// AXIS_FIR_v1_0
module AXIS_FIR_v1_0 # 
    (
        parameter integer C_S_AXIS_TDATA_WIDTH	= 16,
        parameter integer C_M_AXIS_TDATA_WIDTH	= 32,
        parameter integer C_M_AXIS_START_COUNT	= 32
    )
    (
        input wire [3:0] s_axis_tkeep,
        output wire [3:0] m_axis_tkeep,
        input wire  s_axis_aclk,
        input wire  s_axis_aresetn,
        output wire  s_axis_tready,
        input wire [C_S_AXIS_TDATA_WIDTH-1 : 0] s_axis_tdata,
        input wire [(C_S_AXIS_TDATA_WIDTH/8)-1 : 0] s_axis_tstrb,
        input wire  s_axis_tlast,
        input wire  s_axis_tvalid,
        input wire  m_axis_aclk,
        input wire  m_axis_aresetn,
        output wire  m_axis_tvalid,
        output wire [C_M_AXIS_TDATA_WIDTH-1 : 0] m_axis_tdata,
        output wire [(C_M_AXIS_TDATA_WIDTH/8)-1 : 0] m_axis_tstrb,
        output wire  m_axis_tlast,
        input wire  m_axis_tready
    );
make LEC_CHECK=0 CAP_MARGIN=5 CELL_PAD_IN_SITES_GLOBAL_PLACEMENT=3 CORE_ASPECT_RATIO=0.78 CORE_MARGIN=5 CORE_UTILIZATION=40 GPL_TIMING_DRIVEN=0 SLEW_MARGIN=20 finish   # period 8.0 ns
run.sh (not shown) runs the stock make flow with config.mk's settings and CLKGATE_MAP_FILE=.
The first run completed without violations.
Then changed:
==> flow/config.mk (replaced) <==
export PLATFORM = sky130hd
export DESIGN_NAME = AXIS_FIR_v1_0
export DESIGN_NICKNAME = AXIS_FIR_v1_0
export VERILOG_FILES = /design/flow/design.v
export SDC_FILE = /design/flow/constraint.sdc
export NUM_CORES = 4
export LEC_CHECK = 0
export ABC_AREA = 1
export CAP_MARGIN = 20
export CORE_MARGIN = 2
export CORE_UTILIZATION = 40
export SETUP_SLACK_MARGIN = -0.36
export SLEW_MARGIN = 20
After rerunning: Worst setup slack is better by 1.6 ns; core utilization came out lower by 0.13 points; synthesized cell count came out higher by about 30%; worst hold slack is worse by 0.013 ns; fmax came out higher by about 27%; final area came out higher by 7.2%.
Then changed:
--- a/flow/config.mk
+++ b/flow/config.mk
@@ -6,8 +6,6 @@
 export NUM_CORES = 4
 export LEC_CHECK = 0
-export ABC_AREA = 1
 export CAP_MARGIN = 20
 export CORE_MARGIN = 2
-export CORE_UTILIZATION = 40
-export SETUP_SLACK_MARGIN = -0.36
+export CORE_UTILIZATION = 62
 export SLEW_MARGIN = 20
==> flow/constraint.sdc (replaced) <==
create_clock -name core_clock -period 5.82 [get_ports {s_axis_aclk}]
set_input_delay 1.1640 -clock core_clock [delete_from_list [all_inputs] [get_ports {s_axis_aclk}]]
set_output_delay 1.1640 -clock core_clock [all_outputs]
set_load 0.01 [all_outputs]
The new run completed and failed the layout checks on negative setup slack.
Worst setup slack is worse by 2.2 ns.
Register-to-register slack gets worse by 2.2 ns.
Cell count is lower by about a fifth.
Area after synthesis fell by a little under a tenth.
Synthesized cell count came out lower by about a fifth.
Count of clock-buffer cells in the layout is lower by 6.
Wire length falls by about a fifth.
Then changed:
--- a/flow/config.mk
+++ b/flow/config.mk
@@ -8,4 +8,4 @@
 export CAP_MARGIN = 20
 export CORE_MARGIN = 2
-export CORE_UTILIZATION = 62
+export CORE_UTILIZATION = 72
 export SLEW_MARGIN = 20
==> flow/constraint.sdc (replaced) <==
create_clock -name core_clock -period 5.21 [get_ports {s_axis_aclk}]
set_input_delay 1.0420 -clock core_clock [delete_from_list [all_inputs] [get_ports {s_axis_aclk}]]
set_output_delay 1.0420 -clock core_clock [all_outputs]
set_load 0.01 [all_outputs]
What happened: The changed run finished but fails on negative setup slack; critical path depth rises by 3; hold slack stays flat; design area rises by 5.9%.

AXIS_FIR_v1_0 again, from the RTL that the note above started with.
==> flow/config.mk <==
export PLATFORM = sky130hd
export DESIGN_NAME = AXIS_FIR_v1_0
export DESIGN_NICKNAME = AXIS_FIR_v1_0
export VERILOG_FILES = /design/flow/design.v
export SDC_FILE = /design/flow/constraint.sdc
export NUM_CORES = 4
export LEC_CHECK = 0
export CAP_MARGIN = 15
export CORE_MARGIN = 2
export CORE_UTILIZATION = 72
export PLACE_DENSITY = 0.64
export SETUP_SLACK_MARGIN = 0.7
export SLEW_MARGIN = 40
==> flow/constraint.sdc <==
create_clock -name core_clock -period 5.35 [get_ports {s_axis_aclk}]
set_input_delay 1.0700 -clock core_clock [delete_from_list [all_inputs] [get_ports {s_axis_aclk}]]
set_output_delay 1.0700 -clock core_clock [all_outputs]
set_load 0.01 [all_outputs]
The first run reached the layout checks and failed them: setup timing.
Then changed:
- ABC_AREA: unset -> 1
- CAP_MARGIN: 15 -> 20
- PLACE_DENSITY: 0.64 -> 0.35
- SETUP_SLACK_MARGIN: 0.7 -> unset
- SLEW_MARGIN: 40 -> 20
- clock period: 5.35 -> 4.59 ns (I/O delays scaled with it)
After rerunning: This time the run aborted during 5_1_grt with GRT-0232; synthesized cell count grows by 29%; synthesized area climbs by 8.2%; die size increases by about 8%.
Then changed:
- ABC_AREA: 1 -> unset
- PLACE_DENSITY: 0.35 -> 0.43
- clock period: 4.59 -> 5.13 ns (I/O delays scaled with it)
What happened: The new run reached the layout checks and failed them: setup timing. Area after synthesis went down by a little under a tenth. Synthesized cell count fell by about a fifth. Die size is lower by a little under a tenth.
Then changed:
- CORE_ASPECT_RATIO: unset -> 0.69
- CTS_CLUSTER_DIAMETER: unset -> 85
- PLACE_DENSITY: 0.43 -> unset
- PLACE_DENSITY_LB_ADDON: unset -> 0.0
- SETUP_SLACK_MARGIN: unset -> 0.69
The new run finished with setup timing left; setup slack got worse by 1.0 ns; global-route usage went up by 3.9 points; first-iteration DRC count climbs by 120%; cell area goes up by 3.7%; cell count is higher by 2.4%; critical path depth rises by 1; count of clock-buffer cells in the layout decreases by 14; utilization increases by 3.4 points.

Starting RTL as in the previous note.
// AXIS_FIR_v1_0
module AXIS_FIR_v1_0 # 
    (
        parameter integer C_S_AXIS_TDATA_WIDTH	= 16,
        parameter integer C_M_AXIS_TDATA_WIDTH	= 32,
        parameter integer C_M_AXIS_START_COUNT	= 32
    )
    (
        input wire [3:0] s_axis_tkeep,
        output wire [3:0] m_axis_tkeep,
        input wire  s_axis_aclk,
        input wire  s_axis_aresetn,
        output wire  s_axis_tready,
        input wire [C_S_AXIS_TDATA_WIDTH-1 : 0] s_axis_tdata,
        input wire [(C_S_AXIS_TDATA_WIDTH/8)-1 : 0] s_axis_tstrb,
        input wire  s_axis_tlast,
        input wire  s_axis_tvalid,
        input wire  m_axis_aclk,
        input wire  m_axis_aresetn,
        output wire  m_axis_tvalid,
        output wire [C_M_AXIS_TDATA_WIDTH-1 : 0] m_axis_tdata,
        output wire [(C_M_AXIS_TDATA_WIDTH/8)-1 : 0] m_axis_tstrb,
        output wire  m_axis_tlast,
        input wire  m_axis_tready
    );
export LEC_CHECK = 0
export CAP_MARGIN = 20
export CELL_PAD_IN_SITES_GLOBAL_PLACEMENT = 0
export CORE_ASPECT_RATIO = 0.72
export CORE_MARGIN = 2
export CORE_UTILIZATION = 72
export GPL_ROUTABILITY_DRIVEN = 1
export GPL_TIMING_DRIVEN = 1
export SLEW_MARGIN = 20
export TNS_END_PERCENT = 65
create_clock -name core_clock -period 5.5 [get_ports {s_axis_aclk}]
The baseline completed and failed the layout checks on negative setup slack.
==> next run, changes <==
==> flow/config.mk (replaced) <==
export PLATFORM = sky130hd
export DESIGN_NAME = AXIS_FIR_v1_0
export DESIGN_NICKNAME = AXIS_FIR_v1_0
export VERILOG_FILES = /design/flow/design.v
export SDC_FILE = /design/flow/constraint.sdc
export NUM_CORES = 4
export LEC_CHECK = 0
export ABC_AREA = 1
export CAP_MARGIN = 20
export CORE_MARGIN = 2
export CORE_UTILIZATION = 72
export PLACE_DENSITY_LB_ADDON = 0.02
export SLEW_MARGIN = 20
==> flow/constraint.sdc (replaced) <==
create_clock -name core_clock -period 5.49 [get_ports {s_axis_aclk}]
set_input_delay 1.0980 -clock core_clock [delete_from_list [all_inputs] [get_ports {s_axis_aclk}]]
set_output_delay 1.0980 -clock core_clock [all_outputs]
set_load 0.01 [all_outputs]
=> The changed run reached the layout checks and failed them: negative setup slack. Count of clock-buffer cells in the layout goes down by 3. Worst hold slack is better by 0.0099 ns. Final cell count goes up by 18%. Via count goes up by 19%.

red:
Starting RTL as in the previous note.
==> flow/design.v (excerpt) <==
module AXIS_FIR_v1_0 # 
    (
        parameter integer C_S_AXIS_TDATA_WIDTH	= 16,
        parameter integer C_M_AXIS_TDATA_WIDTH	= 32,
        parameter integer C_M_AXIS_START_COUNT	= 32
    )
    (
        input wire [3:0] s_axis_tkeep,
        output wire [3:0] m_axis_tkeep,
        input wire  s_axis_aclk,
        input wire  s_axis_aresetn,
        output wire  s_axis_tready,
        input wire [C_S_AXIS_TDATA_WIDTH-1 : 0] s_axis_tdata,
        input wire [(C_S_AXIS_TDATA_WIDTH/8)-1 : 0] s_axis_tstrb,
        input wire  s_axis_tlast,
        input wire  s_axis_tvalid,
        input wire  m_axis_aclk,
        input wire  m_axis_aresetn,
        output wire  m_axis_tvalid,
        output wire [C_M_AXIS_TDATA_WIDTH-1 : 0] m_axis_tdata,
        output wire [(C_M_AXIS_TDATA_WIDTH/8)-1 : 0] m_axis_tstrb,
        output wire  m_axis_tlast,
        input wire  m_axis_tready
    );
Settings: LEC_CHECK=0, CAP_MARGIN=20, CELL_PAD_IN_SITES_GLOBAL_PLACEMENT=1, CORE_ASPECT_RATIO=1.54, CORE_MARGIN=9, CORE_UTILIZATION=17, GPL_ROUTABILITY_DRIVEN=1, GPL_TIMING_DRIVEN=1, PLACE_DENSITY_LB_ADDON=0.13, SLEW_MARGIN=20, TNS_END_PERCENT=65; clock period 6.23 ns.
Although red finished all stages, its layout failed final checks on negative setup slack.
Setup changes, red to blue
- GPL_TIMING_DRIVEN no longer set, was 1
- PLACE_DENSITY_LB_ADDON no longer set, was 0.13
- TNS_END_PERCENT no longer set, was 65
- CORE_ASPECT_RATIO no longer set, was 1.54
- GPL_ROUTABILITY_DRIVEN no longer set, was 1
- CORE_MARGIN now 2, was 9
- CORE_UTILIZATION now 12, was 17
- CELL_PAD_IN_SITES_GLOBAL_PLACEMENT no longer set, was 1
- the clock period (ns, I/O delays scaled along) now 9.06, was 6.23
==> results <==
- Looking at the reports, blue completed the entire flow and the layout it produced met the timing, design-rule and antenna checks.
- Changes observed in blue relative to red: fmax fell by about 10%; utilization fell by 6.5 points; worst hold-check slack fell by 0.0088 ns; mean cell area of the mapped netlist stayed essentially flat; clock-pin slew on the worst setup and hold paths stayed essentially flat.
Relative to blue, the following input files were edited for green:
- CORE_UTILIZATION now 40, was 12
- the clock period (ns, I/O delays scaled along) now 7.38, was 9.06
Comparing met1 track utilization from global routing for blue and green, the smaller number came from blue.
Summary of green over blue: post-detailed-route count of antenna-violating nets held steady; critical path depth moved up; worst setup slack went down; count of clock-buffer cells in the layout rose 6; first-pass GRT wire length decreased by 2.1% relative to the old numbers.
green reached the final stage; the timing, design-rule and antenna checks on its layout passed.
Diff green..blue | post-cts resize count | unchanged
The routed wire length in green sits 7500 µm below the value recorded for blue.
Going from blue to green, data arrival time of the critical path grew by 0.06 ns, met3 global-route usage shows an increase of 1.4 points.
The following lists how orange was set up differently from green:
- CORE_UTILIZATION changed from 40 to 31
==> comparison <==
Post-synthesis to final-layout area growth in orange is 1.5 points above green.
Final routed wirelength across all metal layers up 1.8% in orange wrt green
Diff green -> orange: die size climbed 29%; placer's final routability congestion estimate lower; minimum setup slack among reg-to-reg paths decreased 0.04 ns; wire length on met1 went up by 1.7%.
Total via count after detailed routing is lower on green
Summary of orange over green: number of levels the H-tree was split into did not really move, number of setup violations in the final report did not really move.
| final worst setup slack | lower: orange |

lane 1:
Starting RTL as in the previous note.
Design AXIS_FIR_v1_0, start of the top module:
module AXIS_FIR_v1_0 # 
    (
        parameter integer C_S_AXIS_TDATA_WIDTH	= 16,
        parameter integer C_M_AXIS_TDATA_WIDTH	= 32,
        parameter integer C_M_AXIS_START_COUNT	= 32
    )
    (
        input wire [3:0] s_axis_tkeep,
        output wire [3:0] m_axis_tkeep,
        input wire  s_axis_aclk,
        input wire  s_axis_aresetn,
        output wire  s_axis_tready,
        input wire [C_S_AXIS_TDATA_WIDTH-1 : 0] s_axis_tdata,
        input wire [(C_S_AXIS_TDATA_WIDTH/8)-1 : 0] s_axis_tstrb,
        input wire  s_axis_tlast,
        input wire  s_axis_tvalid,
        input wire  m_axis_aclk,
        input wire  m_axis_aresetn,
        output wire  m_axis_tvalid,
        output wire [C_M_AXIS_TDATA_WIDTH-1 : 0] m_axis_tdata,
        output wire [(C_M_AXIS_TDATA_WIDTH/8)-1 : 0] m_axis_tstrb,
        output wire  m_axis_tlast,
        input wire  m_axis_tready
    );
    wire [C_S_AXIS_TDATA_WIDTH-1 : 0] fir_data_in;
    wire [C_M_AXIS_TDATA_WIDTH-1 : 0] fir_data_out;
    wire enable_fir;
    AXIS_FIR_v1_0_S_AXIS # ( 
        .C_S_AXIS_TDATA_WIDTH(C_S_AXIS_TDATA_WIDTH)
    ) AXIS_FIR_v1_0_S_AXIS_inst (
        .s_axis_tkeep(s_axis_tkeep),
        .enable_fir(enable_fir),
        .fir_data_in(fir_data_in),
        .S_AXIS_ACLK(s_axis_aclk),
        .S_AXIS_ARESETN(s_axis_aresetn),
        .S_AXIS_TREADY(s_axis_tready),
        .S_AXIS_TDATA(s_axis_tdata),
        .S_AXIS_TSTRB(s_axis_tstrb),
        .S_AXIS_TLAST(s_axis_tlast),
        .S_AXIS_TVALID(s_axis_tvalid)
    );
    AXIS_FIR_v1_0_M_AXIS # ( 
        .C_M_AXIS_TDATA_WIDTH(C_M_AXIS_TDATA_WIDTH),
        .C_M_START_COUNT(C_M_AXIS_START_COUNT)
    ) AXIS_FIR_v1_0_M_AXIS_inst (
  ...
clock: 5.13 ns
lec_check: 0
cap_margin: 20
core_margin: 2
core_utilization: 72
cts_cluster_size: 95
place_density: 0.43
setup_slack_margin: 1.43
slew_margin: 20
Although it ran to completion, lane 1 produced a layout that fails the final checks because of negative setup slack.
Modified inputs, lane 2 compared to lane 1
# lane 1
export LEC_CHECK = 0
export CAP_MARGIN = 20
export CORE_MARGIN = 2
export CORE_UTILIZATION = 72
export CTS_CLUSTER_SIZE = 95
export PLACE_DENSITY = 0.43
export SETUP_SLACK_MARGIN = 1.43
export SLEW_MARGIN = 20
create_clock -name core_clock -period 5.13 [get_ports {s_axis_aclk}]
# lane 2
export LEC_CHECK = 0
export CAP_MARGIN = 20
export CORE_MARGIN = 2
export CORE_UTILIZATION = 72
export PLACE_DENSITY = 0.64
export SLEW_MARGIN = 20
create_clock -name core_clock -period 5.35 [get_ports {s_axis_aclk}]
## What came out
As for a clean layout from lane 1 and lane 2, there is none.
[flow] lane 2 | stages: complete | final checks: fail | reason: negative setup slack
[lane 1] flow finished | final checks: failed | reasons: negative setup slack
Lane 2 has final clock period utilization by the worst path below what lane 1 had.
Final weighted congestion of routability-driven global placement across lane 1 and lane 2: no real change.
Higher routed wire length goes to lane 1 over lane 2.
On non-clock buffer count: between lane 1 and lane 2, it ends up lower for lane 2.
Between lane 1 and lane 2, number of antenna violations at the first check in global routing is lower for lane 1, lane 2 comes in above that.
What lane 3 does differently from lane 2 at the input level:
# lane 2
export LEC_CHECK = 0
export CAP_MARGIN = 20
export CORE_MARGIN = 2
export CORE_UTILIZATION = 72
export PLACE_DENSITY = 0.64
export SLEW_MARGIN = 20
create_clock -name core_clock -period 5.35 [get_ports {s_axis_aclk}]
# lane 3
export LEC_CHECK = 0
export CAP_MARGIN = 20
export CORE_MARGIN = 2
export CORE_UTILIZATION = 40
export SLEW_MARGIN = 20
create_clock -name core_clock -period 8.0 [get_ports {s_axis_aclk}]
Notes after the runs:
- Lane 3 finished every stage and its layout cleared the timing, design-rule and antenna checks.
- Run comparison: lane 2 launching instance or port of the critical path LPF_FIR_inst.buff6[5]$_DFFE_PP_; lane 3 launching instance or port of the critical path LPF_FIR_inst.buff6[7]$_DFFE_PP_
- On minimum setup slack in the final design, the lower figure sits with lane 2, not lane 3.
- Hold slack essentially unchanged between lane 2 and lane 3.
- Lane 2 has a lower fraction of area in registers than lane 3.
For lane 4, these inputs were changed with respect to lane 3:
# lane 3
export LEC_CHECK = 0
export CAP_MARGIN = 20
export CORE_MARGIN = 2
export CORE_UTILIZATION = 40
export SLEW_MARGIN = 20
create_clock -name core_clock -period 8.0 [get_ports {s_axis_aclk}]
# lane 4
export LEC_CHECK = 0
export ABC_AREA = 1
export CAP_MARGIN = 30
export CORE_MARGIN = 6
export CORE_UTILIZATION = 57
export CTS_CLUSTER_SIZE = 32
export GPL_ROUTABILITY_DRIVEN = 1
export MAX_ROUTING_LAYER = met4
export MIN_ROUTING_LAYER = met2
export PLACE_DENSITY = 0.41
export SETUP_SLACK_MARGIN = -0.36
export SLEW_MARGIN = 20
create_clock -name core_clock -period 8.0 [get_ports {s_axis_aclk}]
## What came out
- Compared to lane 3, lane 4 has relative area change from synthesis to final layout 1.6 points lower.
- Lane 4 -> lane 3: number of buffers inserted for hold repair after clock tree synthesis delta 0, exact match
- Flop share of the area down 1.5 points in lane 4 wrt lane 3
- Looking at critical path depth, lane 4 sits 3 below lane 3.
- From lane 3 to lane 4 the numbers moved as follows: clock-buffer cell count decreased by 7 relative to the old numbers; maximum number of pins on one net before global-route repair increased by 3 relative to the old numbers.
- Number of cells in the finished layout apart from fillers was lower in lane 3 than in lane 4.
- NOTE: routed wire length on met3 in lane 4 exceeds that of lane 3
Inputs modified between lane 4 and lane 5:
# lane 4
export LEC_CHECK = 0
export ABC_AREA = 1
export CAP_MARGIN = 30
export CORE_MARGIN = 6
export CORE_UTILIZATION = 57
export CTS_CLUSTER_SIZE = 32
export GPL_ROUTABILITY_DRIVEN = 1
export MAX_ROUTING_LAYER = met4
export MIN_ROUTING_LAYER = met2
export PLACE_DENSITY = 0.41
export SETUP_SLACK_MARGIN = -0.36
export SLEW_MARGIN = 20
create_clock -name core_clock -period 8.0 [get_ports {s_axis_aclk}]
# lane 5
export LEC_CHECK = 0
export ABC_AREA = 1
export CAP_MARGIN = 30
export CORE_ASPECT_RATIO = 1.35
export CORE_MARGIN = 5
export CORE_UTILIZATION = 43
export CTS_CLUSTER_SIZE = 32
export GPL_ROUTABILITY_DRIVEN = 0
export HOLD_SLACK_MARGIN = 0.27
export MAX_ROUTING_LAYER = met4
export MIN_ROUTING_LAYER = met2
export PLACE_DENSITY = 0.41
export SETUP_SLACK_MARGIN = -0.36
export SLEW_MARGIN = 20
create_clock -name core_clock -period 11.6 [get_ports {s_axis_aclk}]
==> comparison <==
Looking at width of the chip, lane 5 sits 5.6 µm lower than lane 4 does.
As far as number of synthesized flops with an enable pin goes, lane 4 and lane 5 are indistinguishable; the numbers are identical.
The higher data required time at the worst endpoint came out of lane 5.
